// top
module top(
    input clk,              
    input rst,              
    input cyc,              
    input stb,              
    input we,               
	input [3:0] wb_sel,     
    input [31:0] adr,       
    input [31:0] dat_mosi,  
    output reg [31:0] dat_miso,  
    output reg ack,             
    output reg err              
);
clock: 10.0 ns
lec_check: 0
cap_margin: 5
core_margin: 2
core_utilization: 40
place_density_lb_addon: 0.03
slew_margin: 20
run.sh (not shown) runs the stock make flow with config.mk's settings and CLKGATE_MAP_FILE=.
The starting point completed without violations.
Next try:
CELL_PAD_IN_SITES_GLOBAL_PLACEMENT = 2   (was default)
CORE_ASPECT_RATIO = 0.96   (was default)
CTS_CLUSTER_SIZE = 48   (was default)
HOLD_SLACK_MARGIN = -0.03   (was default)
Effect:
- The changed run passed the timing, design-rule and antenna checks
- worst setup slack loses 140 ps
- synthesized cell count stays the same
- clock skew climbs by 21 ps
- wire length goes up by about 2%
- first-iteration DRC count shrinks by 1.4%
- final area rose by about 0.5%
Next try:
CAP_MARGIN = 20   (was 5)
CELL_PAD_IN_SITES_GLOBAL_PLACEMENT = default   (was 2)
CORE_ASPECT_RATIO = default   (was 0.96)
CORE_UTILIZATION = 68   (was 40)
CTS_CLUSTER_DIAMETER = 356   (was default)
CTS_CLUSTER_SIZE = 24   (was 48)
HOLD_SLACK_MARGIN = default   (was -0.03)
PLACE_DENSITY_LB_ADDON = default   (was 0.03)
SETUP_SLACK_MARGIN = -0.7   (was default)
clock period = 7.49 ns   (was 10.0 ns; I/O delays follow)
With this change the flow reached the layout checks and failed them: setup timing.
Total power shrinks by 0.88%.
Worst setup slack gets worse by 1200 ps.
Sequential cell count does not change.
Sequential share of layout area went up by 1.8 points.
Core utilization came out higher by 29 points.
Non-clock buffer count increases by 73.
Next try:
CORE_UTILIZATION = 72   (was 68)
CTS_CLUSTER_DIAMETER = default   (was 356)
CTS_CLUSTER_SIZE = 42   (was 24)
PLACE_DENSITY_LB_ADDON = 0.0   (was default)
SETUP_SLACK_MARGIN = 0.31   (was -0.7)
TNS_END_PERCENT = 55   (was default)
clock period = 5.03 ns   (was 7.49 ns; I/O delays follow)
After rerunning: The new run completed and failed the layout checks on setup timing; sequential share of layout area drops by 3.6 points; design area rose by a little under a tenth; non-clock buffer count went up by 142; die area goes down by a few percent; cell count came out higher by a few percent; total power increases by well over a third; core utilization goes up by 11 points; global-route usage goes up by 7.2 points; hold slack degrades by 27 ps; clock power climbs to 2.5 times its value; fmax rose slightly.

build 78:
top again, from the RTL that the note above started with.
make LEC_CHECK=0 ABC_AREA=0 CAP_MARGIN=40 CELL_PAD_IN_SITES_GLOBAL_PLACEMENT=3 CORE_ASPECT_RATIO=0.82 CORE_MARGIN=9 CORE_UTILIZATION=24 GPL_ROUTABILITY_DRIVEN=0 HOLD_SLACK_MARGIN=0.05 MAX_ROUTING_LAYER=met4 MIN_ROUTING_LAYER=met2 SETUP_SLACK_MARGIN=-0.29 SLEW_MARGIN=15 TNS_END_PERCENT=80 finish   # period 7.79 ns
No crash in build 78: every stage finished, but the layout fails its final checks due to negative setup slack.
Relative to build 78, the following input files were edited for build 64:
Settings: clearing MIN_ROUTING_LAYER, which used to be met2; putting PLACE_DENSITY_LB_ADDON at 0.0 where nothing was set; swapping 15 for 20 in SLEW_MARGIN; swapping 24 for 72 in CORE_UTILIZATION; clearing SETUP_SLACK_MARGIN, which used to be -0.29; swapping 9 for 2 in CORE_MARGIN; clearing HOLD_SLACK_MARGIN, which used to be 0.05; clearing ABC_AREA, which used to be 0; putting CTS_CLUSTER_DIAMETER at 380 where nothing was set; clearing CELL_PAD_IN_SITES_GLOBAL_PLACEMENT, which used to be 3; swapping 40 for 0 in CAP_MARGIN; clearing TNS_END_PERCENT, which used to be 80; clearing CORE_ASPECT_RATIO, which used to be 0.82; clearing MAX_ROUTING_LAYER, which used to be met4; clearing GPL_ROUTABILITY_DRIVEN, which used to be 0; swapping 7.79 for 7.0 in the clock period (ns, I/O delays scaled along).
==> results <==
- Lower core area among build 64 and build 78: build 64
- Build 64 ran in full, but the layout does not pass; the checks complain about negative setup slack.
- For build 64, the capture point of the critical path was mm_inst.matC[1][7]$_DFFE_PP0P_, unlike build 78, where it was mm_inst.matC[2][7]$_DFFE_PP0P_.
- Compared with build 78, build 64 shows final critical-path required period lower by 5.1 ps.
- TritonCTS sink count: build 64 vs build 78 identical
- [compare] base=build 78 new=build 64: routed wire length -about 18%; sequential cell area held; floorplan core density went up 48 points.
- Compared with build 78, build 64 shows a proportion of power drawn by combinational gates that is 0.6 points lower.
- Side by side, part of the total power dissipated in the clock network turned out lower in build 64 than in build 78.
- Between build 64 and build 78, final-layout clock-cell area share is lower for build 64, build 78 comes in above that.
diff inputs: build 64 => build 74
Settings: CTS_CLUSTER_DIAMETER no longer set, was 380; PLACE_DENSITY_LB_ADDON no longer set, was 0.0; CAP_MARGIN now 20, was 0; CORE_UTILIZATION now 40, was 72; the clock period (ns, I/O delays scaled along) now 9.06, was 7.0.
==> results <==
- Build 74 reached the end of the flow, and the finished layout is clean on the timing, design-rule and antenna checks.
- Diff build 64 -> build 74 | wire length of the first global-routing pass | decrease of about 3%
- [compare] base=build 64 new=build 74: count of placed standard cells including taps climbed 278, total power dropped 25%, area growth from synthesis to final layout dropped 3.0 points.
- Diff build 64 -> build 74 | final design instance area without fill | down by a few percent
- Compare build 74 and build 64 | portion of total power attributed to sequential cells higher: build 74
- Side by side, global-route usage turned out lower in build 74 than in build 64.
- Diff build 64 -> build 74 | total die size | up by more than half
Inputs modified between build 74 and build 94:
Settings: a change of CORE_UTILIZATION from 40 to 58; an added SETUP_SLACK_MARGIN of 1.71; a change of the clock period (ns, I/O delays scaled along) from 9.06 to 8.5.
Notes after the runs:
Build 94: sequential share of layout area is 0.69 points lower than what build 74 reported. Relative to build 74, placed cell count decreased by 8.5% in build 94. Fraction of power consumed by the clock network: build 94 higher than build 74. Build 94 ended up with a higher initial core utilization than build 74 did. Going from build 74 to build 94, initial antenna violation count grows by 1. Summary of build 94 over build 74: non-clock buffer count went up; worst setup slack shows an increase of 390 ps; internal power consumption now sits higher; DRC marker count from the first detailed-route iteration increased 136. Compared with build 74, build 94 shows a lower slew of the pin with the lowest slew margin.
diff inputs: build 94 => build 27
Settings: SETUP_SLACK_MARGIN removed (was 1.71); CORE_UTILIZATION changed from 58 to 62; the clock period (ns, I/O delays scaled along) changed from 8.5 to 5.03.
[summary]
Count of clock-buffer cells in the layout down 4 in build 27 wrt build 94
Non-clock buffer count in the final layout: build 94 and build 27 compared, lower one is build 94
In build 27, the horizontal die size came out 7.1 um below the value in build 94.
Share of the cycle needed by the critical path after routing up 61 points in build 27 wrt build 94
First-iteration DRC count in build 27 vs build 94: up about 2%
The final report for build 27 shows a completed flow and a layout that fails verification, specifically negative setup slack.
#### Input delta (build 76 over build 27)
Settings: CORE_UTILIZATION now 58, was 62; SETUP_SLACK_MARGIN now -0.7, previously not set; the clock period (ns, I/O delays scaled along) now 7.49, was 5.03.
Notes after the runs:
On mean instance size in the synthesized netlist, build 27 tracks build 76 almost exactly. Summary of build 76 over build 27: overall via count from detail_route now sits lower, combinational fraction of design power shows a reduction of 0.5 points, slack of the critical path picked up an extra 2320 ps, sum of routed wire length over all layers -7.5%, die size now sits higher. Flip-flop count: build 27 vs build 76 identical. Although build 76 finished all stages, its layout failed final checks on negative setup slack. The flow completed for build 27, but it is not clean: the layout still shows negative setup slack. Post-layout instance area in build 76 is 4.8% below build 27. The higher routed via count divided by cell count of build 27 and build 76 is in build 27.
Power is estimated from default activity; no workload was simulated.
